Setup of alpha:
==> flow/design.v (excerpt) <==
module fpga3(
    input [3:0] SW,
    input rot_A, input rot_B, input rot_dwn,
    input BTN0, input BTN1, input BTN2,
    input reset, input clk,
    output [7:0] LED,
	 output R, output G, output B,
	 output h_sync, output v_sync
    );
Size in the first run: ~6200 cells after synthesis, roughly 58 flip-flops.
==> flow/config.mk <==
export PLATFORM = sky130hd
export DESIGN_NAME = fpga3
export DESIGN_NICKNAME = fpga3
export VERILOG_FILES = /design/flow/design.v
export SDC_FILE = /design/flow/constraint.sdc
export NUM_CORES = 4
export LEC_CHECK = 0
export ABC_AREA = 1
export CAP_MARGIN = 20
export CORE_ASPECT_RATIO = 0.91
export CORE_MARGIN = 2
export CORE_UTILIZATION = 72
export CTS_CLUSTER_DIAMETER = 147
export PLACE_DENSITY = 0.36
export SETUP_SLACK_MARGIN = 2.27
export SLEW_MARGIN = 20
==> flow/constraint.sdc <==
create_clock -name core_clock -period 26.9 [get_ports {clk}]
set_input_delay 5.3800 -clock core_clock [delete_from_list [all_inputs] [get_ports {clk}]]
set_output_delay 5.3800 -clock core_clock [all_outputs]
set_load 0.01 [all_outputs]
run.sh (not shown) runs the stock make flow with config.mk's settings and CLKGATE_MAP_FILE=.
alpha: flow complete, layout not clean; failing: negative setup slack
## Diff of input files: beta against alpha
--- a/flow/config.mk
+++ b/flow/config.mk
@@ -8,9 +8,14 @@
 export ABC_AREA = 1
 export CAP_MARGIN = 20
-export CORE_ASPECT_RATIO = 0.91
+export CELL_PAD_IN_SITES_GLOBAL_PLACEMENT = 0
+export CORE_ASPECT_RATIO = 0.92
 export CORE_MARGIN = 2
 export CORE_UTILIZATION = 72
-export CTS_CLUSTER_DIAMETER = 147
-export PLACE_DENSITY = 0.36
-export SETUP_SLACK_MARGIN = 2.27
+export CTS_CLUSTER_DIAMETER = 211
+export CTS_CLUSTER_SIZE = 50
+export GPL_TIMING_DRIVEN = 1
+export MAX_ROUTING_LAYER = met4
+export PLACE_DENSITY = 0.35
+export SETUP_SLACK_MARGIN = 2.31
 export SLEW_MARGIN = 20
+export TNS_END_PERCENT = 35
- Re number of hold-repair buffers added at the cts stage: no difference whatsoever between alpha and beta.
- Summary — post-route core utilization, beta relative to alpha: higher, by 0.54 points.
- Going from alpha to beta, total negative slack up 490 ps; count of buffers added by post-CTS timing repair for setup has increased; proportion of cell area occupied by multi-input gates decreased 0.47 points.
- Reported for beta and alpha, count of port buffers added during placement turned out identical to the last digit.
- beta: all stages done; final checks FAILED (negative setup slack).
- Compared with alpha, beta shows a lower total buffers and inverters traversed by the critical path.
- Comparing the two runs side by side, beta comes out ahead of alpha on worst setup slack.
- Relative to alpha, final-layout non-clock buffer area share has gone up in beta.
[inputs] gamma vs beta
==> flow/config.mk <==
export PLATFORM = sky130hd
export DESIGN_NAME = fpga3
export DESIGN_NICKNAME = fpga3
export VERILOG_FILES = /design/flow/design.v
export SDC_FILE = /design/flow/constraint.sdc
export NUM_CORES = 4
export LEC_CHECK = 0
export ABC_AREA = 1
export CAP_MARGIN = 20
export CORE_MARGIN = 2
export CORE_UTILIZATION = 72
export CTS_CLUSTER_DIAMETER = 147
export PLACE_DENSITY = 0.36
export SETUP_SLACK_MARGIN = 5.0
export SLEW_MARGIN = 20
==> results <==
gamma finished all stages; layout check result: FAIL, due to negative setup slack. gamma ends up with a final routed wirelength across all metal layers that is about 6% lower than in beta. | final cell count | gamma vs beta | 52 lower |. Compared with beta, gamma shows a lower routability congestion estimate. Compare gamma and beta | utilization of the core after routing higher: beta. beta → gamma: worst setup slack went up by 130 ps, sequential cell area share closely matched the old numbers. Diff beta -> gamma | total track usage | decrease of 2.5 points.
Input-level comparison between delta and gamma:
--- a/flow/config.mk
+++ b/flow/config.mk
@@ -8,8 +8,14 @@
 export ABC_AREA = 1
 export CAP_MARGIN = 20
+export CELL_PAD_IN_SITES_GLOBAL_PLACEMENT = 0
+export CORE_ASPECT_RATIO = 0.92
 export CORE_MARGIN = 2
 export CORE_UTILIZATION = 72
-export CTS_CLUSTER_DIAMETER = 147
-export PLACE_DENSITY = 0.36
-export SETUP_SLACK_MARGIN = 5.0
+export CTS_CLUSTER_DIAMETER = 211
+export CTS_CLUSTER_SIZE = 100
+export GPL_TIMING_DRIVEN = 1
+export MAX_ROUTING_LAYER = met4
+export PLACE_DENSITY = 0.61
+export SETUP_SLACK_MARGIN = 2.31
 export SLEW_MARGIN = 20
+export TNS_END_PERCENT = 35
Notes after the runs:
- STATUS run=delta STAGES=ALL_DONE FINAL_CHECKS=FAILED CAUSE=negative setup slack
- Diff gamma -> delta | amount of wire on met3 after detailed routing | up by a little under 10%
- Area after detailed placement: gamma vs delta, no meaningful difference
- Routed wire in delta totals more than in gamma.
- Compared with gamma, delta shows a higher number of nets at the end of the flow.
- In delta, number of ordinary and repair buffers in the finished layout is higher than in gamma.
- delta ends up with higher width of the die than gamma does.
- Clock latency of the later-clocked register in the worst-skew pair: delta vs gamma — no meaningful difference
- Compared with gamma, in delta synthesis-to-finish area growth moved up; stage delay of the slowest cell on the critical path picked up an extra 60 ps; worst hold slack after final layout down 11 ps.
